**flow/run.sh**
```bash
#!/bin/bash
# the make line also repeats each setting of config.mk as NAME=value (left out here)
make -C /OpenROAD-flow-scripts/flow DESIGN_CONFIG=/design/flow/config.mk WORK_HOME=/design/flow/orfs CLKGATE_MAP_FILE= finish
```
**flow/design.v**
```verilog
module alu(opcode, operand_1, operand_2, result, nzcv_old, nzcv, c_from_shifter, isWriteback);
parameter N = 32; 
input[3:0] opcode;	 
input wire [N-1:0] operand_1;  
input wire [N-1:0] operand_2;
input wire[3:0] nzcv_old;  
input wire c_from_shifter; 
output reg isWriteback;  
output reg[N-1:0] result;  
output reg [3:0] nzcv; 	 
reg cin;
reg cout;
reg[N-1:0] neg;
always @(*) begin
	cin = 0;
	cout = 0;
	neg = 0;
	nzcv= nzcv_old;
	case(opcode)
		4'd0: begin
			result = operand_1 & operand_2;
			nzcv[1] = c_from_shifter;
			isWriteback = 1;
		end
		4'd1: begin
			result = operand_1 ^ operand_2;
			isWriteback = 1;
			nzcv[1] = c_from_shifter;
		end
		4'd2: begin
			neg = -operand_2;
			{cin, result[N-2:0]} = operand_1[N-2:0]+neg[N-2:0]; 
			{cout, result[N-1]} = cin+ operand_1[N-1]+neg[N-1];
			nzcv[1]  = cout;	 
			nzcv[0] = cin^cout;  
			isWriteback = 1;
		end
		4'd3: begin
			neg = -operand_1;
			{cin, result[N-2:0]} = operand_2[N-2:0]+neg[N-2:0]; 
			{cout, result[N-1]} = cin+ operand_2[N-1]+neg[N-1];
			nzcv[1]  = cout;	 
			nzcv[0] = cin^cout;  
			isWriteback = 1;
		end
		4'd4: begin
			{cin, result[N-2:0]} = operand_1[N-2:0]+operand_2[N-2:0]; 
			{cout, result[N-1]} = cin+ operand_1[N-1]+operand_2[N-1];
			nzcv[1]  = cout;	 
			nzcv[0] = cin^cout;  
			isWriteback = 1;
		end
		4'd5: begin
			{cin, result[N-2:0]} = operand_1[N-2:0]+operand_2[N-2:0]+nzcv_old[1]; 
			{cout, result[N-1]} = cin+ operand_1[N-1]+operand_2[N-1];
			nzcv[1]  = cout;	 
			nzcv[0] = cin^cout;  
			isWriteback = 1;
		end
		4'd6: begin
			neg = -operand_2;
			{cin, result[N-2:0]} = operand_1[N-2:0]+neg[N-2:0]+nzcv_old[1]-1; 
			{cout, result[N-1]} = cin+ operand_1[N-1]+neg[N-1];
			nzcv[1]  = cout;	 
			nzcv[0] = cin^cout;  
			isWriteback = 1;
		end
		4'd7: begin
			neg = -operand_1;
			{cin, result[N-2:0]} = operand_2[N-2:0]+neg[N-2:0]+nzcv_old[1]-1; 
			{cout, result[N-1]} = cin+ operand_2[N-1]+neg[N-1];
			nzcv[1]  = cout;	 
			nzcv[0] = cin^cout;  
			isWriteback = 1;
		end
		4'd8: begin
			result = operand_1 & operand_2;
			isWriteback = 0;
			nzcv[1] = c_from_shifter;
		end
		4'd9: begin
			result = operand_1 ^ operand_2;
			isWriteback = 0;
			nzcv[1] = c_from_shifter;
		end
		4'd10: begin
			neg = -operand_2;
			{cin, result[N-2:0]} = operand_1[N-2:0]+neg[N-2:0]; 
			{cout, result[N-1]} = cin+ operand_1[N-1]+neg[N-1];
			nzcv[1]  = cout;	 
			nzcv[0] = cin^cout;  
			isWriteback = 0;
		end
		4'd11: begin
			{cin, result[N-2:0]} = operand_1[N-2:0]+operand_2[N-2:0]; 
			{cout, result[N-1]} = cin+ operand_1[N-1]+operand_2[N-1];
			nzcv[1]  = cout;	 
			nzcv[0] = cin^cout;  
			isWriteback = 0;
		end
		4'd12: begin
			result = operand_1 | operand_2;
			isWriteback = 1;
			nzcv[1] = c_from_shifter;
		end
		4'd13: begin
			result = operand_2;
			isWriteback = 1;
			nzcv[1] =c_from_shifter;
		end
		4'd14: begin
			result = operand_1 & (~operand_2);
			isWriteback = 1;
			nzcv[1] =c_from_shifter;
		end
		4'd15: begin
			result = ~operand_2;
			isWriteback = 1;
			nzcv[1] = c_from_shifter;
		end
	endcase
	nzcv[3] = result[N-1]; 	 
	nzcv[2] = (result == 0);  
end
endmodule
module bshift(instr_bit_25,imm_value, Rm, Rs, operand2, cin, c_to_alu, direct_data, use_shifter);
	parameter n=32;
	input [n-1:0] direct_data;
	input use_shifter;
	input instr_bit_25;  
	input [11:0] imm_value;  
	input [n-1:0] Rm;
	input [n-1:0] Rs;
	output [n-1:0] operand2;  
	input cin;
	output reg c_to_alu;
	wire instr_bit_25;
	wire [11:0] imm_value;
	reg [n-1:0] in;
	reg [n-1:0] out;
	reg [7:0] shiftby;  
	reg [n-1:0] junk;
	assign operand2 =(use_shifter==1)?out:direct_data ;
	always @* begin 
		in = 0;
		shiftby = 0;
		junk = 0;
		out = 0;
		c_to_alu = 0;
		if (instr_bit_25) begin
			in[n-1:8] = 0;
			in[7:0] = imm_value[7:0];
			shiftby[0]=0;
			shiftby[7:4]=4'd0;
			shiftby[4:1] = imm_value[11:8];
			{junk,out} = {in,in} >> shiftby[7:0];
			if(shiftby[7:0]==0) c_to_alu = cin;
			else c_to_alu = out[31];
		end
		else begin  
			if(imm_value[6:4] == 0) begin
				in = Rm;
				{c_to_alu,out} = {cin ,in} << imm_value[11:7];
			end
			if(imm_value[6:4] == 3'd1) begin
				in = Rm;
				shiftby[7:0] = Rs[7:0];
				{c_to_alu,out} = {cin,in} << shiftby[7:0];
			end
			if(imm_value[6:4] == 3'd2) begin
				in = Rm;
				{out, c_to_alu} = {in,cin} >> imm_value[11:7];
			end
			if(imm_value[6:4] == 3'd3) begin
				in = Rm;
				shiftby[7:0] = Rs[7:0];
				{out, c_to_alu} = {in,cin} >> shiftby[7:0];
			end
			if(imm_value[6:4] == 3'd4) begin
				in = Rm;
				if(in[n-1]){junk,out, c_to_alu} = {32'hFFFFFFFF,in,cin} >> imm_value[11:7];
				else {out, c_to_alu} = {in,cin} >> imm_value[11:7];
			end
			if(imm_value[6:4] == 3'd5) begin
				in = Rm;
				shiftby[7:0] = Rs[7:0];
				if(in[n-1]) {junk,out, c_to_alu} = {32'hFFFFFFFF,in,cin} >> shiftby[7:0];
				else {out,c_to_alu} = {in,cin} >> shiftby[7:0];
			end
			if((imm_value[6:4] == 3'd6)&&(imm_value[11:7]!=5'd0)) begin
				in = Rm;
				{junk,out,c_to_alu} = {in,in,cin} >> imm_value[11:7];
			end
			if(imm_value[6:4] == 3'd7) begin
				in=Rm;
				shiftby[7:0] = Rs[7:0];
				{junk,out,c_to_alu} = {in,in,cin} >> shiftby[4:0];  
			end
			if((imm_value[6:4] == 3'd6)&&(imm_value[11:7]==5'd0)) begin
				in= Rm;
				{out, c_to_alu} = {cin, in};
			end
		end
	end
endmodule 
module cond ( nzcv,  condition_code, will_this_be_executed);
input wire[3:0] nzcv;
input wire[3:0] condition_code;
output reg will_this_be_executed;
always @* begin
case(condition_code)
	0: begin	 
	if(nzcv[2] == 1)  will_this_be_executed = 1;
	else will_this_be_executed = 0;	
	end
	1: begin  
	if(nzcv[2] == 0)  will_this_be_executed = 1;
	else will_this_be_executed = 0;	
	end
	2: begin  
	if(nzcv[1] == 1)  will_this_be_executed = 1;
	else will_this_be_executed = 0;	
	end	
	3: begin  
	if(nzcv[1] == 0)  will_this_be_executed = 1;
	else will_this_be_executed = 0;	
	end	
	4: begin  
	if(nzcv[3] == 1)  will_this_be_executed = 1;
	else will_this_be_executed = 0;	
	end	
	5: begin  
	if(nzcv[3] == 0)  will_this_be_executed = 1;
	else will_this_be_executed = 0;	
	end	
	6: begin  
	if(nzcv[0] == 1)  will_this_be_executed = 1;
	else will_this_be_executed = 0;	
	end	
	7: begin  
	if(nzcv[0] == 0)  will_this_be_executed = 1;
	else will_this_be_executed = 0;	
	end	
	8: begin  
	if(nzcv[1] == 1 && nzcv[2] == 0)  will_this_be_executed = 1;
	else will_this_be_executed = 0;	
	end	
	9: begin  
	if(nzcv[1] == 0 && nzcv[2] == 1)  will_this_be_executed = 1;
	else will_this_be_executed = 0;	
	end	
	10: begin  
	if(nzcv[3] == nzcv[0])  will_this_be_executed = 1;
	else will_this_be_executed = 0;	
	end	
	11: begin  
	if(nzcv[3] != nzcv[0])  will_this_be_executed = 1;
	else will_this_be_executed = 0;	
	end	
	12: begin  
	if(nzcv[2] == 0 && nzcv[3] == nzcv[0])  will_this_be_executed = 1;
	else will_this_be_executed = 0;	
	end	
	13: begin  
	if(nzcv[2] == 0 || nzcv[3] != nzcv[0])  will_this_be_executed = 1;
	else will_this_be_executed = 0;	
	end	
	14: begin  
	will_this_be_executed = 1;	
	end	
	15: begin  
	will_this_be_executed = 1;
	end
endcase
end
endmodule
module multiplier(    Rs, Rm, result  );
parameter N = 32; 
output wire[N-1:0] result;
input wire[N-1:0] Rs;
input wire[N-1:0] Rm;
assign result = Rm*Rs;
endmodule
module inst_decode(ir, instr_type);
input wire [31:0] ir;
output reg[3:0] instr_type;
always@* begin
	instr_type = 9;
	if(ir[27] == 1 && ir[26] ==1) instr_type = 12;
	if(ir[27] == 1 && ir[26] == 0) begin
		if(ir[25] == 0) instr_type = 10;
		else if(ir[25] == 1) instr_type = 11;
	end
	if(ir[27] == 0 && ir[26] == 1) begin
		if(ir[25] == 0) instr_type = 8;
		else begin
			if(ir[4] == 1) instr_type = 9;
			if(ir[4] == 0) instr_type = 8;
		end
	end
	if(ir[27] == 0 && ir[26] == 0) begin
		if(ir[25] == 1) instr_type = 7;
		else begin
			if(ir[11:8] == 4'b1111 && ir[7:4] == 4'b0001) instr_type = 2;
			else if( (( ir[7] ==1) && (ir[4] == 1)) == 0) instr_type = 7;
			else if( ir[6] == 1) instr_type = 6;
			else if( ir[6] == 0 && ir[5] == 1 && ir[22] == 1) instr_type = 5;
			else if( ir[6] == 0 && ir[5] == 1 && ir[22] == 1) instr_type = 4;
			else if( ir[6] == 0 && ir[5] == 0 && ir[24] == 1) instr_type = 3;
			else if( ir[6] == 0 && ir[5] == 0 && ir[24] == 0 && ir[23] ==1) instr_type = 1;
			else if( ir[6] == 0 && ir[5] == 0 && ir[24] == 0 && ir[23] ==0) instr_type = 0;
		end
	end
end
endmodule
module arm7_execute (
	input             clk,
	input      [31:0] instr_i,   
	input      [31:0] rn_i,      
	input      [31:0] rd_i,      
	input      [31:0] rs_i,      
	input      [31:0] rm_i,      
	input      [31:0] pc_i,      
	input      [3:0]  nzcv_i,    
	output reg [31:0] result_o,
	output reg [3:0]  nzcv_o,
	output reg        wb_o,
	output reg        exec_o
);
localparam T_MULTIPLY          = 4'd0;
localparam T_DATA_PROCESSING   = 4'd7;
localparam T_LOAD_STORE        = 4'd8;
localparam T_BRANCH            = 4'd11;
localparam OP_SUB              = 4'd2;
localparam OP_ADD              = 4'd4;
reg [31:0] instr_q, rn_q, rd_q, rs_q, rm_q, pc_q;
reg [3:0]  nzcv_q;
always @(posedge clk) begin
	instr_q <= instr_i;
	rn_q    <= rn_i;
	rd_q    <= rd_i;
	rs_q    <= rs_i;
	rm_q    <= rm_i;
	pc_q    <= pc_i;
	nzcv_q  <= nzcv_i;
end
wire [3:0]  instr_type;
wire [31:0] mult_result;
wire [31:0] shifter_result;
wire        c_to_alu;
wire [31:0] alu_result;
wire [3:0]  alu_nzcv;
wire        alu_is_writeback;
wire        will_this_be_executed;
reg        use_shifter;
reg [31:0] alu_operand_1;
reg [31:0] alu_operand_2;
reg [3:0]  alu_opcode;
inst_decode InstructionDecoder(
	.ir(instr_q),
	.instr_type(instr_type)
);
multiplier Multiplier(
	.Rs(rs_q),
	.Rm(rm_q),
	.result(mult_result)
);
always @(*) begin
	alu_operand_2 = 0;
	case (instr_type)
		T_DATA_PROCESSING: begin
			alu_operand_1 = rn_q;
			use_shifter = 1;
			alu_opcode = instr_q[24:21];
		end
		T_MULTIPLY: begin
			alu_operand_1 = (instr_q[21] == 1) ? rd_q : 32'd0;	 
			alu_operand_2 = mult_result;
			use_shifter = 0;
			alu_opcode = OP_ADD;
		end
		T_BRANCH: begin
			alu_operand_1 = pc_q - 4;
			alu_operand_2 = (instr_q[23] == 1) ? {6'b111111, instr_q[23:0], 2'b00} : {6'b000000, instr_q[23:0], 2'b00};
			use_shifter = 0;
			alu_opcode = OP_ADD;
		end
		T_LOAD_STORE: begin
			alu_operand_1 = rn_q;
			use_shifter = 1;
			alu_opcode = (instr_q[23] == 1) ? OP_ADD : OP_SUB;
		end
		default: begin
			alu_operand_1 = rn_q;
			use_shifter = 1;
			alu_opcode = OP_ADD;
		end
	endcase
end
bshift BarrelShifter(
	.instr_bit_25(instr_q[25]),
	.imm_value(instr_q[11:0]),
	.Rs(rs_q),
	.Rm(rm_q),
	.cin(nzcv_q[1]),
	.direct_data(alu_operand_2),
	.use_shifter(use_shifter),
	.operand2(shifter_result),
	.c_to_alu(c_to_alu)
);
alu ALU(
	.opcode(alu_opcode),
	.operand_1(alu_operand_1),
	.operand_2(shifter_result),
	.nzcv_old(nzcv_q),
	.c_from_shifter(c_to_alu),
	.result(alu_result),
	.nzcv(alu_nzcv),
	.isWriteback(alu_is_writeback)
);
cond conditionFieldChecker(
	.nzcv(nzcv_q),
	.condition_code(instr_q[31:28]),
	.will_this_be_executed(will_this_be_executed)
);
always @(posedge clk) begin
	result_o <= alu_result;
	nzcv_o   <= alu_nzcv;
	wb_o     <= alu_is_writeback;
	exec_o   <= will_this_be_executed;
end
endmodule
```
**flow/constraint.sdc**
```tcl
create_clock -name core_clock -period 9.1 [get_ports {clk}]
set_input_delay 1.8200 -clock core_clock [delete_from_list [all_inputs] [get_ports {clk}]]
set_output_delay 1.8200 -clock core_clock [all_outputs]
set_load 0.01 [all_outputs]
```
**flow/config.mk**
```make
export PLATFORM = sky130hd
export DESIGN_NAME = arm7_execute
export DESIGN_NICKNAME = arm7_execute
export VERILOG_FILES = /design/flow/design.v
export SDC_FILE = /design/flow/constraint.sdc
export NUM_CORES = 4
export LEC_CHECK = 0
export CAP_MARGIN = 20
export CORE_MARGIN = 2
export CORE_UTILIZATION = 58
export SLEW_MARGIN = 20
```
==> impl_metrics.tcl, run 1 <==
# flow metrics
set metrics [dict create \
    top_cells_by_count "nand2_1, inv_1, fa_1, nor2_1, and2_1" \
    rows 101 \
    ff_type "dfxtp_1" \
    core_um2 75600 \
    synthDistinctLibCells 114 \
    die_w_um 279 \
    synth-edff-count 0 \
    synth.top_cell.area_share 0.190 \
    syn-cell-area_um2 44000 \
    h-tree-depth 1 \
    place_area_um2 57100 \
    ctsRootBufferMaster "clkbuf_16" \
    ys_area_um2 44000 \
    netlist_instances 5640 \
    fp_util 0.582 \
    dpl.cell_count 7886 \
    cts_max_path_buffers 3 \
    syn_nets 6541 \
    gp_congestion 1.19 \
    topCellsByArea "fa_1, dfxtp_1, ha_1, nand2_1, and2_1" \
    die_h_um 279 \
    xor_area_frac 0.0565 \
    synth-async-reset-ratio 0 \
    lastStage "global routing (5_1_grt)" \
    synth_flops 233 \
    yosys_cells 5640 \
    topCombFamilyByArea "adder cells" \
    ys_sh_mux 0.0453 \
    cts_hold_buf 0 \
    syn_avg_cell_area_um2 7.80 \
    die-area_um2 78100 \
    synthAoiAreaFrac 0.221 \
    cts_buffers 28 \
    simple_gate_share 0.218 \
    io_buffers 234 \
    synth.most_common_cell "nand2_1" \
    post-dp-hpwl_um 178000 \
    postSynthSeqShare 0.106 \
    yosysWarnings 5 \
    fa_ha_area_frac 0.271 \
    run_status "did not finish" \
    clock-sinks 233 \
    largest_area_cell "fa_1" \
    io_pins 235 \
]
## metrics by stage
step                hold WS (ps)  worst slack [ps]   util
detailed placement           554             -2690  0.756
global placement             536             -2180  0.756
CTS                          570             -2160  0.786
floorplan                    488             -2100      -
## timing repair
item | in CTS
buffers inserted | 58
gates resized | 183
pin swaps | 106
endpoints found under the setup margin | 20
cloned | 0
==> run 2: changes to the inputs <==
- ABC_AREA: not set -> 1
- CORE_UTILIZATION: 58 -> 72
- CTS_CLUSTER_DIAMETER: not set -> 375
- CTS_CLUSTER_SIZE: not set -> 99
- PLACE_DENSITY: not set -> 0.38
- clock period: 9.1 -> 8.44 ns (I/O delays scaled with it)
==> run 2 against run 1 <==
The run again fails in global routing (5_1_grt). Synthesized cell count increased by 31%. Area after synthesis grew 3.8%. Die area down 16%.
==> impl_metrics.tcl, run 2 <==
# flow metrics
set metrics [dict create \
    grt_overflow 1459 \
    syn-cell-area_um2 45700 \
    grt_util_all_layers 0.918 \
    topCellsByArea "fa_1, nand2_1, inv_1, dfxtp_1, nand3_1" \
    ff_type "dfxtp_1" \
    post-dp-hpwl_um 184000 \
    synth.top_cell.area_share 0.183 \
    core_um2 63000 \
    cts_buffers 6 \
    die_w_um 256 \
    synthDistinctLibCells 68 \
    syn_nets 8314 \
    xor_area_frac 0.0445 \
    place_area_um2 56200 \
    netlist_instances 7413 \
    clock-sinks 233 \
    fa_ha_area_frac 0.261 \
    io_pins 235 \
    yosys_cells 7413 \
    topCombFamilyByArea "simple AND/OR/NAND/NOR gates" \
    synth-async-reset-ratio 0 \
    top_cells_by_count "nand2_1, inv_1, nand3_1, nor2_1, fa_1" \
    lastStage "global routing (5_1_grt)" \
    gp_congestion 1.26 \
    largest_area_cell "fa_1" \
    io_buffers 234 \
    synth.most_common_cell "nand2_1" \
    h-tree-depth 1 \
    dpl.cell_count 9209 \
    simple_gate_share 0.359 \
    ctsRootBufferMaster "clkbuf_16" \
    postSynthSeqShare 0.102 \
    rows 92 \
    synth-edff-count 0 \
    synthAoiAreaFrac 0.0930 \
    ys_sh_mux 0.00131 \
    run_status "did not finish" \
    die-area_um2 65500 \
    syn_avg_cell_area_um2 6.16 \
    synth_flops 233 \
    fp_util 0.726 \
    yosysWarnings 5 \
    cts_max_path_buffers 3 \
    die_h_um 256 \
    ys_area_um2 45700 \
    firstError "[ERROR GRT-0116] Global routing finished with congestion. Check the congestion regions in the DRC Viewer." \
]
## run 2: metrics by stage
step	setup WS (ps)	TNS, ps
after global placement	-1800	-24820
after detailed placement	-2560	-38670
after CTS	-2300	-31320
after floorplan	-1030	-3920
## run 2: repair_timing
item	CTS
pin swaps	39
hold buffers	0
setup buffers	43
cloned	0
gates resized	183
setup endpoints to repair	26
## run 2: per-layer routing
layer / global-route usage / GRT overflow
met1: 0.895 / 114
met2: 1.04 / 878
met3: 0.838 / 103
met4: 0.916 / 344
met5: 0.662 / 20
==> run 3: changes to the inputs <==
- ABC_AREA: 1 -> not set
- CORE_UTILIZATION: 72 -> 58
- CTS_CLUSTER_DIAMETER: 375 -> not set
- CTS_CLUSTER_SIZE: 99 -> not set
- HOLD_SLACK_MARGIN: not set -> -0.09
- PLACE_DENSITY: 0.38 -> not set
- SETUP_SLACK_MARGIN: not set -> -0.74
- TNS_END_PERCENT: not set -> 10
- clock period: 8.44 -> 9.59 ns (I/O delays scaled with it)
==> run 3 against run 2 <==
Now fails the layout checks on setup timing. Die area increased by 19%. Area after synthesis shrank 3.7%. Synthesized cell count fell by 24%.
==> impl_metrics.tcl, run 3 <==
# implementation run metrics
set metrics [dict create \
    synthAoiAreaFrac 0.221 \
    worstMarginPinSlew_ps 1290 \
    slew_violations 0 \
    grt_max_degree 44 \
    synth-edff-count 0 \
    core_um2 75600 \
    grt_overflow 0 \
    netlist_instances 5640 \
    first_global_vias 51543 \
    synth_flops 233 \
    final-setup-viol-count 16 \
    via_count 52411 \
    post-dp-hpwl_um 172000 \
    slew_headroom 0.141 \
    postSynthSeqShare 0.106 \
    r2r-start "rm_q[12]$_DFF_P_" \
    required_ps 10130 \
    synth.most_common_cell "nand2_1" \
    layout.nets 7619 \
    drt_wl_total_um 217000 \
    drtIter0Drc 8064 \
    tool_warnings 96 \
    ys_area_um2 44000 \
    h-tree-depth 1 \
    synthDistinctLibCells 114 \
    finalHoldViolCount 0 \
    postLayoutCellArea_um2 56800 \
    io_buffers 234 \
    io_pins 235 \
    fillers 5426 \
    hold_path_startpoint "instr_q[30]$_DFF_P_" \
    fmaxAchievable_mhz 86.5 \
    min_to "exec_o$_DFF_P_" \
    grt_util_all_layers 0.540 \
    synth-async-reset-ratio 0 \
    slowest_stage "dfxtp_1" \
    crit_path_end_kind "register" \
    cts_max_path_buffers 3 \
    crit_type "register to register" \
    crit_path_end "nzcv_o[2]$_DFF_P_" \
    fa_ha_area_frac 0.271 \
    finalCoreUtilization 0.752 \
    cp.depth 42 \
    r2r_cells 42 \
    xor_area_frac 0.0565 \
    die_h_um 279 \
    syn_avg_cell_area_um2 7.80 \
    worst-path-buf-inv 2 \
    so_faults "setup timing" \
    antenna_found_initial 20 \
    synth.top_cell.area_share 0.190 \
    gp_congestion 1.18 \
    largest_area_cell "fa_1" \
    layout_min_cycle_time_ps 11560 \
    ys_sh_mux 0.0453 \
    drc_errors 0 \
    clock-sinks 233 \
    rows 101 \
    maxCapViolations 0 \
    fp_util 0.582 \
    grt_pass1_wl_um 318000 \
    path_delay_family "adder cells" \
    synthToLayoutAreaGrowth_pct 29.2 \
    clock_skew_ps 56.5 \
    topCombFamilyByArea "adder cells" \
    cts_hold_buf 0 \
    avgRoutedWirePerCell_um 28.0 \
    cp_common_cell "fa_1" \
    finalCritPeriodShare 1.21 \
    simple_gate_share 0.218 \
    top_cells_by_count "nand2_1, inv_1, fa_1, nor2_1, and2_1" \
    topCellsByArea "fa_1, dfxtp_1, ha_1, nand2_1, and2_1" \
    syn-cell-area_um2 44000 \
    holdPathStages 1 \
    viasPerCell 6.78 \
    syn_nets 6541 \
    ff_type "dfxtp_1" \
    die_w_um 279 \
    crit_path_max_incr_delay_ps 590 \
    tritoncts "yes" \
    place_area_um2 55400 \
    hold_class "register to register" \
    cts.clk_slew.worst_paths_ps 60 \
    cp-start-kind "register" \
    path_max_fanout 7 \
    worstPathArrival_ps 12100 \
    dr.pass1.iters 12 \
    r2r-end "nzcv_o[2]$_DFF_P_" \
    rsz0062_at_grt "yes" \
    cts_buffers 27 \
    clk_latency_ps 660 \
    worst_slack_ps -1970 \
    crit_start "rm_q[12]$_DFF_P_" \
    yosysWarnings 5 \
    timing.reg2reg.setup_slack_ps -1970 \
    run_status "failed layout checks" \
    ant_nets 0 \
    ctsRootBufferMaster "clkbuf_16" \
    yosys_cells 5640 \
    die-area_um2 78100 \
]
## run 3: area by class of cell
type,instances,area [um^2],share of cell area
Clock inverter,12,155,0.00273
Multi-Input combinational cell,4487,36400,0.641
Sequential cell,233,4680,0.0824
Clock buffer,37,733,0.0129
Inverter,537,2020,0.0355
Antenna cell,10,25.0,0.000440
Tap cell,978,1220,0.0215
Timing Repair Buffer,1432,11600,0.204
## run 3: per-layer routing
metal  global-route usage  part of all wire  vias to the layer above
met5                    0           0.00078                        -
met4                0.395             0.094                       20
met3                0.207              0.15                     1353
met2                0.779              0.40                     4501
met1                0.656              0.35                    24613
li1                     -                 -                    21924
## run 3: stage by stage
step / setup TNS (ps) / setup WS (ps) / cells / hold slack [ps]
floorplan: -9570 / -1620 / 5640 / 488
global placement: -17010 / -1960 / 7659 / 538
detailed placement: -21260 / -2260 / 7659 / 539
CTS: -14760 / -1840 / 7710 / 583
global route: -22440 / -2410 / 7719 / 602
finish: -16750 / -1970 / 7726 / 592
## run 3: repair_timing
item / 4_1_cts / 5_1_grt
buffers inserted: 2 / 5
pin swaps: 7 / 37
endpoints found under the setup margin: 15 / 16
resized: 38 / 71
hold endpoints to repair: 0 / 0
==> run 4: changes to the inputs <==
- ABC_AREA: not set -> 1
- CORE_UTILIZATION: 58 -> 68
- CTS_CLUSTER_DIAMETER: not set -> 59
- CTS_CLUSTER_SIZE: not set -> 49
- GPL_ROUTABILITY_DRIVEN: not set -> 0
- GPL_TIMING_DRIVEN: not set -> 1
- HOLD_SLACK_MARGIN: -0.09 -> -0.08
- MAX_ROUTING_LAYER: not set -> met4
- PLACE_DENSITY_LB_ADDON: not set -> 0.12
- SETUP_SLACK_MARGIN: -0.74 -> 2.11
- TNS_END_PERCENT: 10 -> 60
- clock period: 9.59 -> 10.8 ns (I/O delays scaled with it)
==> run 4 against run 3 <==
The flow now stops in global routing (5_1_grt). Die area decreased by 11%. Area after synthesis increased by 3.8%. Synthesized cell count increased by 31%.
==> impl_metrics.tcl, run 4 <==
# flow metrics
set metrics [dict create \
    syn-cell-area_um2 45700 \
    rows 95 \
    synth-edff-count 0 \
    syn_nets 8314 \
    grt_overflow 53 \
    synth.top_cell.area_share 0.183 \
    synth.most_common_cell "nand2_1" \
    place_area_um2 50300 \
    firstError "[ERROR GRT-0232] Routing congestion too high. Check the congestion heatmap in the GUI." \
    synthAoiAreaFrac 0.0930 \
    post-dp-hpwl_um 158000 \
    ff_type "dfxtp_1" \
    yosysWarnings 5 \
    ctsRootBufferMaster "clkbuf_16" \
    fp_util 0.684 \
    simple_gate_share 0.359 \
    run_status "did not finish" \
    core_um2 66800 \
    ys_area_um2 45700 \
    xor_area_frac 0.0445 \
    cts_max_path_buffers 3 \
    io_buffers 234 \
    ys_sh_mux 0.00131 \
    die_h_um 263 \
    h-tree-depth 1 \
    grt_util_all_layers 0.711 \
    synth-async-reset-ratio 0 \
    synthDistinctLibCells 68 \
    postSynthSeqShare 0.102 \
    lastStage "global routing (5_1_grt)" \
    yosys_cells 7413 \
    clock-sinks 233 \
    die_w_um 263 \
    top_cells_by_count "nand2_1, inv_1, nand3_1, nor2_1, fa_1" \
    largest_area_cell "fa_1" \
    synth_flops 233 \
    netlist_instances 7413 \
    topCombFamilyByArea "simple AND/OR/NAND/NOR gates" \
    cts_buffers 24 \
    io_pins 235 \
    fa_ha_area_frac 0.261 \
    topCellsByArea "fa_1, nand2_1, inv_1, dfxtp_1, nand3_1" \
    syn_avg_cell_area_um2 6.16 \
    die-area_um2 69300 \
]
[run 4: stage by stage]
| step | instances | worst slack [ps] | hold slack (ps) | utilization |
|---|---|---|---|---|
| 3_5_place_dp | 8487 | 8.50 | 521 | 0.752 |
| 4_1_cts | 8611 | 375 | 537 | 0.788 |
| 2_1_floorplan | 7413 | 1330 | 454 | - |
| 3_3_place_gp | 8487 | 90.7 | 467 | 0.752 |
[run 4: repair_timing]
item	CTS
hold endpoints to repair	0
resized	166
pin swaps	75
setup endpoints to repair	26
buffers inserted	79
gates cloned	1
hold buffers	0
[run 4: layer usage]
layer,track usage,GRT overflow
met1,0.766,11
met4,0.536,14
met3,0.552,6
met5,-,-
met2,0.849,22
==> run 5: changes to the inputs <==
- CORE_ASPECT_RATIO: not set -> 0.5
- CORE_UTILIZATION: 68 -> 72
- CTS_CLUSTER_DIAMETER: 59 -> 371
- CTS_CLUSTER_SIZE: 49 -> 99
- GPL_ROUTABILITY_DRIVEN: 0 -> not set
- GPL_TIMING_DRIVEN: 1 -> not set
- HOLD_SLACK_MARGIN: -0.08 -> not set
- MAX_ROUTING_LAYER: met4 -> not set
- PLACE_DENSITY_LB_ADDON: 0.12 -> not set
- SETUP_SLACK_MARGIN: 2.11 -> 2.99
- TNS_END_PERCENT: 60 -> not set
- clock period: 10.8 -> 13.0 ns (I/O delays scaled with it)
==> run 5 against run 4 <==
The flow again stops in global routing (5_1_grt). Area after synthesis unchanged. Synthesized cell count unchanged. Die area shrank 5.3%.
==> impl_metrics.tcl, run 5 <==
# flow metrics
set metrics [dict create \
    fa_ha_area_frac 0.261 \
    fp_util 0.727 \
    xor_area_frac 0.0445 \
    syn_nets 8314 \
    gp_congestion 1.42 \
    synth.top_cell.area_share 0.183 \
    core_um2 62900 \
    netlist_instances 7413 \
    cts_max_path_buffers 3 \
    die_w_um 360 \
    cts_buffers 6 \
    ys_area_um2 45700 \
    simple_gate_share 0.359 \
    die-area_um2 65600 \
    firstError "[ERROR GRT-0232] Routing congestion too high. Check the congestion heatmap in the GUI." \
    topCellsByArea "fa_1, nand2_1, inv_1, dfxtp_1, nand3_1" \
    cts_hold_buf 0 \
    top_cells_by_count "nand2_1, inv_1, nand3_1, nor2_1, fa_1" \
    topCombFamilyByArea "simple AND/OR/NAND/NOR gates" \
    synthAoiAreaFrac 0.0930 \
    post-dp-hpwl_um 148000 \
    ctsRootBufferMaster "clkbuf_16" \
    run_status "did not finish" \
    syn_avg_cell_area_um2 6.16 \
    lastStage "global routing (5_1_grt)" \
    rows 65 \
    ff_type "dfxtp_1" \
    yosys_cells 7413 \
    grt_overflow 4 \
    h-tree-depth 1 \
    yosysWarnings 5 \
    io_pins 235 \
    io_buffers 234 \
    synth-async-reset-ratio 0 \
    synth_flops 233 \
    ys_sh_mux 0.00131 \
    place_ws_ps 1160 \
    syn-cell-area_um2 45700 \
    grt_util_all_layers 0.714 \
    synthDistinctLibCells 68 \
    largest_area_cell "fa_1" \
    synth-edff-count 0 \
    synth.most_common_cell "nand2_1" \
    clock-sinks 233 \
    die_h_um 182 \
    postSynthSeqShare 0.102 \
]
run 5: repair_timing:
action | in CTS
resized | 361
gates cloned | 4
setup buffers | 136
setup endpoints to repair | 22
pin swaps | 133
run 5: routing by layer:
layer,overflow,track usage
met3,0,0.588
met2,2,0.871
met1,0,0.725
met4,2,0.630
met5,0,0.401
run 5: stage by stage:
stage	instance area (um^2)	instances
2_1_floorplan	45700	7413
3_3_place_gp	48300	8247
3_5_place_dp	48300	8247
4_1_cts	50900	8395
==> run 6: changes to the inputs <==
- ABC_AREA: 1 -> not set
- CORE_ASPECT_RATIO: 0.5 -> not set
- CORE_UTILIZATION: 72 -> 40
- CTS_CLUSTER_DIAMETER: 371 -> not set
- CTS_CLUSTER_SIZE: 99 -> not set
- SETUP_SLACK_MARGIN: 2.99 -> not set
- clock period: 13.0 -> 16.6 ns (I/O delays scaled with it)
==> run 6 against run 5 <==
Now clean on timing, DRC and antenna. Die area grew 72%. Synthesized cell count decreased by 24%. Area after synthesis fell by 3.7%.
==> impl_metrics.tcl, run 6 <==
# implementation run metrics
set metrics [dict create \
    ys_area_um2 44000 \
    topCombFamilyByArea "adder cells" \
    layout.nets 6572 \
    die_w_um 336 \
    grt_util_all_layers 0.354 \
    syn-cell-area_um2 44000 \
    ctsRootBufferMaster "clkbuf_16" \
    rows 121 \
    r2r-start "rm_q[4]$_DFF_P_" \
    synthToLayoutAreaGrowth_pct 10.9 \
    finalHoldViolCount 0 \
    cts_buffers 31 \
    yosysWarnings 5 \
    worstPathArrival_ps 14470 \
    first_global_vias 44224 \
    ys_sh_mux 0.0453 \
    dr.pass1.iters 9 \
    synth.top_cell.area_share 0.190 \
    layout_min_cycle_time_ps 13930 \
    run_status "finished clean" \
    syn_avg_cell_area_um2 7.80 \
    synth-async-reset-ratio 0 \
    cp.depth 44 \
    cp-start-kind "register" \
    hold_class "register to register" \
    synth_flops 233 \
    crit_path_end "nzcv_o[2]$_DFF_P_" \
    fa_ha_area_frac 0.271 \
    hold_path_startpoint "instr_q[30]$_DFF_P_" \
    netlist_instances 5640 \
    finalCoreUtilization 0.448 \
    cp_common_cell "fa_1" \
    cts_hold_buf 0 \
    finalCritPeriodShare 0.839 \
    ff_type "dfxtp_1" \
    cts_setup_buffers 0 \
    core_um2 109000 \
    post-dp-hpwl_um 159000 \
    viasPerCell 6.42 \
    tool_warnings 90 \
    crit_type "register to register" \
    synth.most_common_cell "nand2_1" \
    postLayoutCellArea_um2 48800 \
    die_h_um 336 \
    cts.clk_slew.worst_paths_ps 70 \
    holdPathStages 1 \
    required_ps 17140 \
    clock_skew_ps 38.5 \
    ant_nets 0 \
    place_area_um2 47700 \
    layoutNonFillerInstCount 7111 \
    path_max_fanout 19 \
    xor_area_frac 0.0565 \
    grt_max_degree 52 \
    dpl.cell_count 7050 \
    yosys_cells 5640 \
    antenna_found_initial 11 \
    min_to "exec_o$_DFF_P_" \
    worst-path-buf-inv 3 \
    rsz0062_at_grt "no" \
    largest_area_cell "fa_1" \
    drc_errors 0 \
    clk_latency_ps 680 \
    cts_max_path_buffers 3 \
    final-setup-viol-count 0 \
    tritoncts "yes" \
    clock-sinks 233 \
    maxCapViolations 0 \
    synthDistinctLibCells 114 \
    via_count 45675 \
    simple_gate_share 0.218 \
    grt_overflow 0 \
    cts.repair.resized 0 \
    synthAoiAreaFrac 0.221 \
    fmaxAchievable_mhz 71.8 \
    die-area_um2 113000 \
    crit_start "rm_q[4]$_DFF_P_" \
    io_buffers 234 \
    worstMarginPinSlew_ps 1270 \
    crit_path_end_kind "register" \
    slew_violations 0 \
    topCellsByArea "fa_1, dfxtp_1, ha_1, nand2_1, and2_1" \
    syn_nets 6541 \
    r2r_cells 44 \
    avgRoutedWirePerCell_um 28.7 \
    top_cells_by_count "nand2_1, inv_1, fa_1, nor2_1, and2_1" \
    postSynthSeqShare 0.106 \
    slew_headroom 0.152 \
    path_delay_family "AND-OR/OR-AND gates" \
    timing.reg2reg.setup_slack_ps 2670 \
    crit_path_max_incr_delay_ps 850 \
    grt_pass1_wl_um 298000 \
    finalSetupTns_ps 0 \
    synth-edff-count 0 \
    fp_util 0.404 \
    h-tree-depth 1 \
    drt_wl_total_um 204000 \
    io_pins 235 \
    slowest_stage "dfxtp_1" \
    r2r-end "nzcv_o[2]$_DFF_P_" \
    drtIter0Drc 5504 \
    gp_congestion 1.05 \
]
[run 6: per-stage QoR]
| stage | setup WS [ps] | hold slack [ps] |
|---|---|---|
| 2_1_floorplan | 4470 | 488 |
| 3_3_place_gp | 3160 | 531 |
| 3_5_place_dp | 2910 | 536 |
| 4_1_cts | 2820 | 553 |
| 5_1_grt | 1910 | 569 |
| 6_report | 2670 | 551 |
[run 6: final cells by class]
class	count	area (um^2)
antenna	3	7.51
clock inverter	16	168
tap	1414	1770
sequential	233	4670
clock buffer	40	850
fill	11104	60200
inverter	537	2020
multi-input combinational	4487	35900
timing repair buffer	381	3440
[run 6: layer usage]
layer	track usage	vias up	routed length, um
met3	0.0985	697	23500
met4	0.189	12	13300
met2	0.526	2856	85100
li1	-	19823	-
met5	0.00170	-	92
met1	0.463	22287	81900
==> run 7: changes to the inputs <==
- CORE_UTILIZATION: 40 -> 70
- CTS_CLUSTER_SIZE: not set -> 37
- clock period: 16.6 -> 7.33 ns (I/O delays scaled with it)
==> run 7 against run 6 <==
The run now fails in clock tree synthesis (4_1_cts). Die area fell by 42%. Area after synthesis did not move. Synthesized cell count did not move.
==> impl_metrics.tcl, run 7 <==
# flow metrics
set metrics [dict create \
    synth-edff-count 0 \
    place_ws_ps -4910 \
    top_cells_by_count "nand2_1, inv_1, fa_1, nor2_1, and2_1" \
    die_w_um 255 \
    topCombFamilyByArea "adder cells" \
    yosysWarnings 5 \
    syn_nets 6541 \
    syn_avg_cell_area_um2 7.80 \
    synth.top_cell.area_share 0.190 \
    lastStage "clock tree synthesis (4_1_cts)" \
    firstError "[ERROR DPL-0038] Utilization greater than 100%, impossible to legalize" \
    synthDistinctLibCells 114 \
    io_buffers 234 \
    synthAoiAreaFrac 0.221 \
    synth-async-reset-ratio 0 \
    yosys_cells 5640 \
    simple_gate_share 0.218 \
    netlist_instances 5640 \
    largest_area_cell "fa_1" \
    io_pins 235 \
    syn-cell-area_um2 44000 \
    die-area_um2 64900 \
    synth_flops 233 \
    core_um2 61900 \
    fp_util 0.711 \
    postSynthSeqShare 0.106 \
    gp_congestion 1.40 \
    run_status "did not finish" \
    topCellsByArea "fa_1, dfxtp_1, ha_1, nand2_1, and2_1" \
    post-dp-hpwl_um 198000 \
    xor_area_frac 0.0565 \
    synth.most_common_cell "nand2_1" \
    place_area_um2 59000 \
    rows 91 \
    fa_ha_area_frac 0.271 \
    die_h_um 255 \
    ys_sh_mux 0.0453 \
    ys_area_um2 44000 \
    ff_type "dfxtp_1" \
]
==> run 7: stage by stage <==
stage / instances / hold WS (ps)
2_1_floorplan: 5640 / 488
3_3_place_gp: 8014 / 546
3_5_place_dp: 8014 / 561
==> run 8: changes to the inputs <==
- ABC_AREA: not set -> 1
- CORE_UTILIZATION: 70 -> 45
- CTS_CLUSTER_DIAMETER: not set -> 59
- CTS_CLUSTER_SIZE: 37 -> 49
- GPL_ROUTABILITY_DRIVEN: not set -> 1
- GPL_TIMING_DRIVEN: not set -> 1
- HOLD_SLACK_MARGIN: not set -> 0.24
- PLACE_DENSITY_LB_ADDON: not set -> 0.12
- SETUP_SLACK_MARGIN: not set -> -0.6
- TNS_END_PERCENT: not set -> 60
- clock period: 7.33 -> 10.4 ns (I/O delays scaled with it)
==> run 8 against run 7 <==
Now fails the layout checks on setup timing. Die area up 60%. Area after synthesis up 3.8%. Synthesized cell count up 31%.
==> impl_metrics.tcl, run 8 <==
# implementation run metrics
set metrics [dict create \
    io_buffers 234 \
    synth_flops 233 \
    maxCapViolations 0 \
    ant_nets 0 \
    required_ps 11000 \
    synthAoiAreaFrac 0.0930 \
    gp_congestion 1.13 \
    grt_overflow 0 \
    cp-start-kind "register" \
    synthDistinctLibCells 68 \
    synth-async-reset-ratio 0 \
    clock_skew_ps 62.2 \
    finalCritPeriodShare 1.04 \
    r2r-start "rm_q[15]$_DFF_P_" \
    grt_max_degree 92 \
    finalCoreUtilization 0.581 \
    core_um2 100000 \
    grt_util_all_layers 0.443 \
    tritoncts "yes" \
    ys_area_um2 45700 \
    rsz0062_at_grt "yes" \
    clock-sinks 233 \
    die_h_um 323 \
    cts_max_path_buffers 3 \
    synth-edff-count 0 \
    path_delay_family "adder cells" \
    yosysWarnings 5 \
    fp_util 0.455 \
    die-area_um2 104000 \
    dpl.cell_count 9708 \
    hold_path_startpoint "nzcv_q[2]$_DFF_P_" \
    antenna_found_initial 6 \
    cts_buffers 26 \
    clk_latency_ps 660 \
    place_ws_ps -983 \
    synth.most_common_cell "nand2_1" \
    dr.pass1.iters 9 \
    crit_start "rm_q[15]$_DFF_P_" \
    syn_nets 8314 \
    hold_class "register to register" \
    drc_errors 0 \
    r2r_cells 50 \
    h-tree-depth 1 \
    largest_area_cell "fa_1" \
    worst-path-buf-inv 11 \
    holdPathStages 2 \
    slowest_stage "fa_1" \
    ff_type "dfxtp_1" \
    avgRoutedWirePerCell_um 24.2 \
    crit_path_end_kind "register" \
    first_global_vias 51987 \
    place_area_um2 56400 \
    worst_slack_ps -461 \
    crit_path_max_incr_delay_ps 600 \
    final-setup-viol-count 10 \
    syn_avg_cell_area_um2 6.16 \
    top_cells_by_count "nand2_1, inv_1, nand3_1, nor2_1, fa_1" \
    path_max_fanout 9 \
    synth.top_cell.area_share 0.183 \
    via_count 55197 \
    rows 116 \
    whs_ps 529 \
    drtIter0Drc 7744 \
    postLayoutCellArea_um2 58300 \
    yosys_cells 7413 \
    cts.clk_slew.worst_paths_ps 80 \
    topCombFamilyByArea "simple AND/OR/NAND/NOR gates" \
    tool_warnings 91 \
    slew_violations 0 \
    slew_headroom 0.189 \
    io_pins 235 \
    die_w_um 323 \
    ctsRootBufferMaster "clkbuf_16" \
    crit_path_end "nzcv_o[2]$_DFF_P_" \
    fa_ha_area_frac 0.261 \
    fmaxAchievable_mhz 92.1 \
    netlist_instances 7413 \
    run_status "failed layout checks" \
    xor_area_frac 0.0445 \
    grt_pass1_wl_um 339000 \
    topCellsByArea "fa_1, nand2_1, inv_1, dfxtp_1, nand3_1" \
    ys_sh_mux 0.00131 \
    post-dp-hpwl_um 200000 \
    min_to "exec_o$_DFF_P_" \
    postSynthSeqShare 0.102 \
    crit_type "register to register" \
    layout.nets 9288 \
    drt_wl_total_um 236000 \
    cts_hold_buf 0 \
    cp.depth 50 \
    layout_min_cycle_time_ps 10860 \
    so_faults "setup timing" \
    layoutNonFillerInstCount 9765 \
    syn-cell-area_um2 45700 \
    timing.reg2reg.setup_slack_ps -460 \
    finalHoldViolCount 0 \
    r2r-end "nzcv_o[2]$_DFF_P_" \
    synthToLayoutAreaGrowth_pct 27.6 \
    worstMarginPinSlew_ps 1220 \
    worstPathArrival_ps 11460 \
    viasPerCell 5.65 \
    simple_gate_share 0.359 \
]
run 8: what timing repair did:
action,CTS,global route
pin swaps,2,31
setup buffers,1,15
resized,15,214
gates cloned,0,0
endpoints found under the setup margin,4,14
run 8: area by class of cell:
cell class	count	area, um^2
flip-flops and latches	233	4690
repair buffers	1256	10400
diodes	1	2.50
clock inverters	21	350
multi-input cells	5549	35500
inverters	1321	4970
well taps	1357	1700
fillers	9887	42100
clock buffers	27	664
run 8: per-stage QoR:
stage	setup TNS [ps]
finish	-1730
CTS	-1630
global placement	-3700
floorplan	0
detailed placement	-4790
global route	-6720
run 8: metal layers:
metal / routed length [um] / global-route usage / vias to the layer above
li1: - / - / 24999
met2: 91700 / 0.618 / 3626
met1: 97800 / 0.624 / 25989
met4: 11100 / 0.166 / 12
met3: 35200 / 0.154 / 571
met5: 85 / 0 / -
==> run 9: changes to the inputs <==
- ABC_AREA: 1 -> not set
- CORE_UTILIZATION: 45 -> 60
- CTS_CLUSTER_DIAMETER: 59 -> not set
- CTS_CLUSTER_SIZE: 49 -> not set
- GPL_ROUTABILITY_DRIVEN: 1 -> not set
- GPL_TIMING_DRIVEN: 1 -> not set
- HOLD_SLACK_MARGIN: 0.24 -> not set
- PLACE_DENSITY_LB_ADDON: 0.12 -> not set
- SETUP_SLACK_MARGIN: -0.6 -> not set
- TNS_END_PERCENT: 60 -> 5
==> run 9 against run 8 <==
The flow now stops in global routing (5_1_grt). Die area fell by 27%. Area after synthesis fell by 3.7%. Synthesized cell count fell by 24%.
==> impl_metrics.tcl, run 9 <==
# flow metrics
set metrics [dict create \
    netlist_instances 5640 \
    run_status "did not finish" \
    rows 99 \
    die_h_um 275 \
    io_buffers 234 \
    syn_nets 6541 \
    die_w_um 275 \
    ys_area_um2 44000 \
    firstError "[ERROR GRT-0116] Global routing finished with congestion. Check the congestion regions in the DRC Viewer." \
    ff_type "dfxtp_1" \
    cts_max_path_buffers 3 \
    topCellsByArea "fa_1, dfxtp_1, ha_1, nand2_1, and2_1" \
    gp_congestion 1.15 \
    yosys_cells 5640 \
    synth_flops 233 \
    ys_sh_mux 0.0453 \
    synth.top_cell.area_share 0.190 \
    simple_gate_share 0.218 \
    grt_util_all_layers 0.759 \
    fa_ha_area_frac 0.271 \
    cts_buffers 28 \
    fp_util 0.604 \
    syn_avg_cell_area_um2 7.80 \
    lastStage "global routing (5_1_grt)" \
    yosysWarnings 5 \
    topCombFamilyByArea "adder cells" \
    top_cells_by_count "nand2_1, inv_1, fa_1, nor2_1, and2_1" \
    grt_overflow 226 \
    synth-async-reset-ratio 0 \
    h-tree-depth 1 \
    postSynthSeqShare 0.106 \
    clock-sinks 233 \
    io_pins 235 \
    syn-cell-area_um2 44000 \
    synthAoiAreaFrac 0.221 \
    die-area_um2 75500 \
    synthDistinctLibCells 114 \
    xor_area_frac 0.0565 \
    largest_area_cell "fa_1" \
    place_area_um2 55000 \
    ctsRootBufferMaster "clkbuf_16" \
    synth.most_common_cell "nand2_1" \
    post-dp-hpwl_um 180000 \
    core_um2 72800 \
    synth-edff-count 0 \
]
[run 9: through the flow]
stage	hold slack (ps)	cells	setup WS [ps]
after CTS	523	7672	-1070
after detailed placement	520	7592	-1850
after global placement	523	7591	-1130
after floorplan	488	5640	-806
[run 9: what timing repair did]
item / 4_1_cts
hold buffers: 0
endpoints found under the hold margin: 0
resized: 147
setup buffers: 28
pin swaps: 73
cloned: 0
endpoints found under the setup margin: 15
[run 9: per-layer routing]
metal	GRT overflow	GRT usage
met5	4	0.408
met4	107	0.684
met3	20	0.630
met1	5	0.785
met2	90	0.897
==> run 10: changes to the inputs <==
- ABC_AREA: not set -> 1
- CORE_ASPECT_RATIO: not set -> 1.76
- CORE_MARGIN: 2 -> 10
- CORE_UTILIZATION: 60 -> 47
- CTS_CLUSTER_DIAMETER: not set -> 297
- CTS_CLUSTER_SIZE: not set -> 99
- GPL_ROUTABILITY_DRIVEN: not set -> 0
- GPL_TIMING_DRIVEN: not set -> 1
- HOLD_SLACK_MARGIN: not set -> 0.24
- PLACE_DENSITY_LB_ADDON: not set -> 0.01
- SETUP_SLACK_MARGIN: not set -> -0.6
- TNS_END_PERCENT: 5 -> 60
- clock period: 10.4 -> 13.8 ns (I/O delays scaled with it)
==> run 10 against run 9 <==
The run again fails in global routing (5_1_grt). Area after synthesis grew 3.8%. Die area rose by 46%. Synthesized cell count rose by 31%.
==> impl_metrics.tcl, run 10 <==
# flow metrics
set metrics [dict create \
    lastStage "global routing (5_1_grt)" \
    xor_area_frac 0.0445 \
    largest_area_cell "fa_1" \
    synth.top_cell.area_share 0.183 \
    cts.repair.resized 0 \
    h-tree-depth 1 \
    firstError "[ERROR GRT-0116] Global routing finished with congestion. Check the congestion regions in the DRC Viewer." \
    simple_gate_share 0.359 \
    die_h_um 434 \
    synth_flops 233 \
    cts_max_path_buffers 3 \
    die_w_um 255 \
    fp_util 0.474 \
    cts_setup_buffers 0 \
    synth-async-reset-ratio 0 \
    synth.most_common_cell "nand2_1" \
    core_um2 96400 \
    grt_util_all_layers 0.503 \
    die-area_um2 111000 \
    post-dp-hpwl_um 198000 \
    postSynthSeqShare 0.102 \
    fa_ha_area_frac 0.261 \
    ff_type "dfxtp_1" \
    top_cells_by_count "nand2_1, inv_1, nand3_1, nor2_1, fa_1" \
    cts_buffers 6 \
    syn_avg_cell_area_um2 6.16 \
    cts_hold_buf 0 \
    synthDistinctLibCells 68 \
    synthAoiAreaFrac 0.0930 \
    ys_area_um2 45700 \
    io_buffers 234 \
    rows 151 \
    grt_overflow 75 \
    syn-cell-area_um2 45700 \
    yosysWarnings 5 \
    ys_sh_mux 0.00131 \
    place_ws_ps 1210 \
    netlist_instances 7413 \
    run_status "did not finish" \
    topCellsByArea "fa_1, nand2_1, inv_1, dfxtp_1, nand3_1" \
    syn_nets 8314 \
    dpl.cell_count 8691 \
    topCombFamilyByArea "simple AND/OR/NAND/NOR gates" \
    yosys_cells 7413 \
    clock-sinks 233 \
    ctsRootBufferMaster "clkbuf_16" \
    io_pins 235 \
    synth-edff-count 0 \
]
-- run 10: routing by layer --
metal / track usage / overflow
met3: 0.269 / 0
met5: 0.0477 / 0
met1: 0.460 / 0
met2: 0.757 / 40
met4: 0.533 / 35
-- run 10: stage by stage --
stage                      util  cell area, um^2
after floorplan               -            45700
after global placement    0.511            49200
after detailed placement  0.511            49200
after CTS                 0.513            49500
==> run 11: changes to the inputs <==
- ABC_AREA: 1 -> 0
- CELL_PAD_IN_SITES_GLOBAL_PLACEMENT: not set -> 3
- CORE_ASPECT_RATIO: 1.76 -> not set
- CORE_MARGIN: 10 -> 9
- CORE_UTILIZATION: 47 -> 19
- CTS_CLUSTER_DIAMETER: 297 -> 57
- CTS_CLUSTER_SIZE: 99 -> 86
- GPL_ROUTABILITY_DRIVEN: 0 -> 1
- GPL_TIMING_DRIVEN: 1 -> 0
- PLACE_DENSITY_LB_ADDON: 0.01 -> 0.12
- SLEW_MARGIN: 20 -> 40
- clock period: 13.8 -> 13.5 ns (I/O delays scaled with it)
==> run 11 against run 10 <==
The layout now fails its checks (setup timing). Area after synthesis shrank 3.7%. Die area grew 130%. Synthesized cell count shrank 24%.
==> impl_metrics.tcl, run 11 <==
# implementation run metrics
set metrics [dict create \
    run_status "failed layout checks" \
    so_faults "setup timing" \
    h-tree-depth 2 \
    cp_common_cell "buf_2" \
    grt_util_all_layers 0.229 \
    ys_area_um2 44000 \
    place_ws_ps -3240 \
    postLayoutCellArea_um2 52900 \
    worstMarginPinSlew_ps 972 \
    synthAoiAreaFrac 0.221 \
    avgRoutedWirePerCell_um 32.9 \
    finalHoldViolCount 0 \
    rows 176 \
    crit_path_end_kind "register" \
    largest_area_cell "fa_1" \
    path_max_fanout 10 \
    place_area_um2 51100 \
    die_h_um 499 \
    gp_congestion 0.916 \
    worst-path-buf-inv 6 \
    crit_path_max_incr_delay_ps 730 \
    ys_sh_mux 0.0453 \
    drtIter0Drc 3846 \
    netlist_instances 5640 \
    antenna_found_initial 18 \
    yosys_cells 5640 \
    io_pins 235 \
    slew_headroom 0.352 \
    slowest_stage "o41ai_1" \
    maxCapViolations 0 \
    clock_skew_ps 60.0 \
    die_w_um 499 \
    r2r-start "instr_q[6]$_DFF_P_" \
    synth_flops 233 \
    postSynthSeqShare 0.106 \
    layout.nets 6821 \
    synth-async-reset-ratio 0 \
    final-setup-viol-count 1 \
    synth.top_cell.area_share 0.190 \
    grt_pass1_wl_um 404000 \
    path_delay_family "simple AND/OR/NAND/NOR gates" \
    drc_errors 0 \
    layout_min_cycle_time_ps 13760 \
    holdPathStages 1 \
    cts.clk_slew.worst_paths_ps 60 \
    timing.reg2reg.setup_slack_ps -260 \
    tool_warnings 90 \
    fa_ha_area_frac 0.271 \
    via_count 45974 \
    yosysWarnings 5 \
    slew_violations 0 \
    viasPerCell 5.12 \
    tritoncts "yes" \
    fp_util 0.191 \
    core_um2 230000 \
    crit_path_end "nzcv_o[2]$_DFF_P_" \
    cp.depth 33 \
    synth.most_common_cell "nand2_1" \
    hold_path_startpoint "instr_q[30]$_DFF_P_" \
    simple_gate_share 0.218 \
    syn_avg_cell_area_um2 7.80 \
    r2r_cells 33 \
    xor_area_frac 0.0565 \
    min_to "exec_o$_DFF_P_" \
    finalCoreUtilization 0.230 \
    cts_hold_buf 0 \
    crit_type "register to register" \
    grt_max_degree 23 \
    crit_start "instr_q[6]$_DFF_P_" \
    clk_latency_ps 680 \
    synthToLayoutAreaGrowth_pct 20.2 \
    fillers 25715 \
    first_global_vias 46836 \
    top_cells_by_count "nand2_1, inv_1, fa_1, nor2_1, and2_1" \
    cts_buffers 37 \
    syn-cell-area_um2 44000 \
    worstPathArrival_ps 14290 \
    topCellsByArea "fa_1, dfxtp_1, ha_1, nand2_1, and2_1" \
    clock-sinks 233 \
    topCombFamilyByArea "adder cells" \
    syn_nets 6541 \
    ctsRootBufferMaster "clkbuf_16" \
    post-dp-hpwl_um 249000 \
    required_ps 14030 \
    finalCritPeriodShare 1.02 \
    hold_class "register to register" \
    fmaxAchievable_mhz 72.7 \
    worst_slack_ps -261 \
    synth-edff-count 0 \
    dr.pass1.iters 6 \
    die-area_um2 249000 \
    drt_wl_total_um 296000 \
    grt_overflow 0 \
    synthDistinctLibCells 114 \
    ant_nets 0 \
    io_buffers 234 \
    finalSetupTns_ps -261 \
    cp-start-kind "register" \
    cts_max_path_buffers 3 \
    ff_type "dfxtp_1" \
    r2r-end "nzcv_o[2]$_DFF_P_" \
]
==> run 11: timing repair <==
item,CTS,global route
gates resized,110,55
cloned,0,0
endpoints found under the setup margin,12,3
buffers inserted,5,16
pin swaps,3,6
==> run 11: through the flow <==
| stage | instances | hold WS (ps) |
|---|---|---|
| after floorplan | 5640 | 488 |
| after global placement | 8900 | 565 |
| after detailed placement | 8947 | 559 |
| after CTS | 8982 | 567 |
| after global routing | 8976 | 616 |
| final | 8983 | 566 |
==> run 11: layout make-up <==
class                      count  area [um^2]  area share
antenna                        8         20.0    0.000379
buffer                       319         1560      0.0296
clock buffer                  41          961      0.0182
clock inverter                27          357     0.00674
inverter                     537         2020      0.0381
multi-input combinational   4487        36500       0.690
sequential                   233         4730      0.0894
tap                         3026         3790      0.0716
timing repair buffer         305         2940      0.0555
==> run 11: routing by layer <==
layer | GRT usage | up-vias | routed length, um
li1 | - | 20379 | -
met1 | 0.311 | 23737 | 135000
met2 | 0.380 | 1527 | 137000
met3 | 0.0235 | 327 | 12900
met4 | 0.0702 | 4 | 10700
met5 | 0 | - | 27
==> run 12: changes to the inputs <==
- ABC_AREA: 0 -> not set
- CELL_PAD_IN_SITES_GLOBAL_PLACEMENT: 3 -> not set
- CORE_MARGIN: 9 -> 2
- CORE_UTILIZATION: 19 -> 59
- CTS_CLUSTER_DIAMETER: 57 -> 359
- CTS_CLUSTER_SIZE: 86 -> not set
- GPL_ROUTABILITY_DRIVEN: 1 -> not set
- GPL_TIMING_DRIVEN: 0 -> not set
- HOLD_SLACK_MARGIN: 0.24 -> not set
- PLACE_DENSITY_LB_ADDON: 0.12 -> 0.0
- SETUP_SLACK_MARGIN: -0.6 -> not set
- SLEW_MARGIN: 40 -> 20
- TNS_END_PERCENT: 60 -> 20
- clock period: 13.5 -> 11.5 ns (I/O delays scaled with it)
==> run 12 against run 11 <==
The flow now stops in global routing (5_1_grt). Area after synthesis is the same. Synthesized cell count did not move. Die area decreased by 69%.
==> impl_metrics.tcl, run 12 <==
# flow metrics
set metrics [dict create \
    run_status "did not finish" \
    lastStage "global routing (5_1_grt)" \
    xor_area_frac 0.0565 \
    synth-async-reset-ratio 0 \
    die_h_um 277 \
    yosysWarnings 5 \
    topCellsByArea "fa_1, dfxtp_1, ha_1, nand2_1, and2_1" \
    clock-sinks 233 \
    postSynthSeqShare 0.106 \
    core_um2 74200 \
    topCombFamilyByArea "adder cells" \
    synth.most_common_cell "nand2_1" \
    yosys_cells 5640 \
    syn_avg_cell_area_um2 7.80 \
    synthDistinctLibCells 114 \
    ys_sh_mux 0.0453 \
    fa_ha_area_frac 0.271 \
    cts_hold_buf 0 \
    ff_type "dfxtp_1" \
    post-dp-hpwl_um 176000 \
    ys_area_um2 44000 \
    synth-edff-count 0 \
    rows 100 \
    ctsRootBufferMaster "clkbuf_16" \
    io_buffers 234 \
    netlist_instances 5640 \
    syn-cell-area_um2 44000 \
    die-area_um2 76800 \
    die_w_um 277 \
    cts_buffers 29 \
    io_pins 235 \
    gp_congestion 1.13 \
    largest_area_cell "fa_1" \
    top_cells_by_count "nand2_1, inv_1, fa_1, nor2_1, and2_1" \
    h-tree-depth 1 \
    fp_util 0.593 \
    syn_nets 6541 \
    synthAoiAreaFrac 0.221 \
    synth.top_cell.area_share 0.190 \
    cts_max_path_buffers 3 \
    synth_flops 233 \
    simple_gate_share 0.218 \
]
[run 12: through the flow]
stage	setup slack [ps]	area, um^2	util	instances	setup TNS, ps
after global placement	-76.0	51900	0.700	7223	-76.0
after detailed placement	-551	51900	0.700	7223	-820
after CTS	-16.3	53400	0.719	7289	-16.3
after floorplan	14.3	44100	-	5640	0
[run 12: timing repair]
item                                    in CTS
endpoints found under the setup margin       3
pin swaps                                   72
cloned                                       0
buffers inserted                            13
resized                                     86
==> run 13: changes to the inputs <==
- ABC_AREA: not set -> 1
- CORE_UTILIZATION: 59 -> 58
- CTS_CLUSTER_DIAMETER: 359 -> 59
- CTS_CLUSTER_SIZE: not set -> 49
- GPL_ROUTABILITY_DRIVEN: not set -> 0
- GPL_TIMING_DRIVEN: not set -> 1
- HOLD_SLACK_MARGIN: not set -> -0.08
- PLACE_DENSITY_LB_ADDON: 0.0 -> 0.12
- SETUP_SLACK_MARGIN: not set -> -0.6
- TNS_END_PERCENT: 20 -> 60
- clock period: 11.5 -> 10.8 ns (I/O delays scaled with it)
==> run 13 against run 12 <==
The layout now fails its checks (setup timing). Synthesized cell count rose by 31%. Die area increased by 5.5%. Area after synthesis up 3.8%.
==> impl_metrics.tcl, run 13 <==
# implementation run metrics
set metrics [dict create \
    synth.top_cell.area_share 0.183 \
    run_status "failed layout checks" \
    core_um2 77700 \
    die-area_um2 81100 \
    wl_met2_um 74800 \
    drt_wl_total_um 200000 \
    grt_pass1_wl_um 294000 \
    layoutNonFillerInstCount 8979 \
    io_pins 235 \
    synth_flops 233 \
    top_cells_by_count "nand2_1, inv_1, nand3_1, nor2_1, fa_1" \
    path_delay_family "adder cells" \
    first_global_vias 49999 \
    r2r-end "nzcv_o[2]$_DFF_P_" \
    fa_ha_area_frac 0.261 \
    highest_layer "met5" \
    tool_warnings 90 \
    synth.most_common_cell "nand2_1" \
    r2r-start "rm_q[8]$_DFF_P_" \
    synthAoiAreaFrac 0.0930 \
    netlist_instances 7413 \
    path_max_fanout 4 \
    crit_path_max_incr_delay_ps 570 \
    cp-start-kind "register" \
    required_ps 11400 \
    via_count 54326 \
    so_faults "setup timing" \
    clock_skew_ps 54.3 \
    syn_avg_cell_area_um2 6.16 \
    die_w_um 285 \
    fp_util 0.588 \
    post-dp-hpwl_um 163000 \
    ys_sh_mux 0.00131 \
    wl_met3_um 36900 \
    drc_errors 0 \
    crit_start "rm_q[8]$_DFF_P_" \
    finalHoldViolCount 0 \
    ctsRootBufferMaster "clkbuf_16" \
    crit_path_end "nzcv_o[2]$_DFF_P_" \
    topCombFamilyByArea "simple AND/OR/NAND/NOR gates" \
    rows 102 \
    synth-async-reset-ratio 0 \
    largest_area_cell "fa_1" \
    cts.clk_slew.worst_paths_ps 90 \
    dpl.cell_count 8925 \
    cts_max_path_buffers 3 \
    finalCoreUtilization 0.690 \
    die_h_um 285 \
    drtIter0Drc 9886 \
    hold_class "register to register" \
    hold_path_startpoint "nzcv_q[2]$_DFF_P_" \
    cp.depth 59 \
    fillers 6938 \
    synth-edff-count 0 \
    tritoncts "yes" \
    layout_min_cycle_time_ps 11050 \
    syn_nets 8314 \
    finalSetupTns_ps -333 \
    maxCapViolations 0 \
    grt_max_degree 92 \
    worstPathArrival_ps 11650 \
    fmaxAchievable_mhz 90.5 \
    synthDistinctLibCells 68 \
    final-setup-viol-count 3 \
    slowest_stage "fa_1" \
    slew_violations 0 \
    topCellsByArea "fa_1, nand2_1, inv_1, dfxtp_1, nand3_1" \
    clk_latency_ps 660 \
    timing.reg2reg.setup_slack_ps -250 \
    cts_buffers 27 \
    postSynthSeqShare 0.102 \
    antenna_found_initial 6 \
    ant_nets 0 \
    crit_path_end_kind "register" \
    finalCritPeriodShare 1.02 \
    avgRoutedWirePerCell_um 22.3 \
    wl_met1_um 73100 \
    viasPerCell 6.05 \
    yosys_cells 7413 \
    worst_slack_ps -254 \
    grt_overflow 0 \
    whs_ps 521 \
    min_to "exec_o$_DFF_P_" \
    holdPathStages 2 \
    yosysWarnings 5 \
    io_buffers 234 \
    worstMarginPinSlew_ps 1170 \
    xor_area_frac 0.0445 \
    syn-cell-area_um2 45700 \
    simple_gate_share 0.359 \
    r2r_cells 59 \
    crit_type "register to register" \
    cts_hold_buf 0 \
    grt_util_all_layers 0.477 \
    slew_headroom 0.218 \
    cp_common_cell "nand2_1" \
    dr.pass1.iters 23 \
    worst-path-buf-inv 14 \
    ff_type "dfxtp_1" \
    h-tree-depth 1 \
    layout.nets 8816 \
    synthToLayoutAreaGrowth_pct 17.3 \
    clock-sinks 233 \
    ys_area_um2 45700 \
]
-- run 13: what timing repair did --
| item | 4_1_cts | 5_1_grt |
|---|---|---|
| setup buffers | 0 | 1 |
| resized | 0 | 37 |
| setup endpoints to repair | 0 | 4 |
-- run 13: layer usage --
layer | global-route usage | vias to the layer above
li1 | - | 24038
met1 | 0.615 | 24735
met2 | 0.641 | 4487
met3 | 0.237 | 1037
met4 | 0.258 | 29
met5 | 0.0250 | -
-- run 13: area by class of cell --
class                           count  area [um^2]  share of cell area
Clock inverter                     23          388             0.00724
Multi-Input combinational cell   5549        34900               0.650
Timing Repair Buffer              783         6740               0.126
Antenna cell                        3         7.51            0.000140
Clock buffer                       27          676              0.0126
Sequential cell                   233         4680              0.0872
Tap cell                         1040         1300              0.0243
Inverter                         1321         4960              0.0925
-- run 13: metrics by stage --
stage / worst slack [ps] / instance area [um^2]
after floorplan: 694 / 45700
after global placement: 81.0 / 52400
after detailed placement: -59.0 / 52400
after CTS: -74.3 / 53500
after global routing: -630 / 53600
final: -254 / 53600
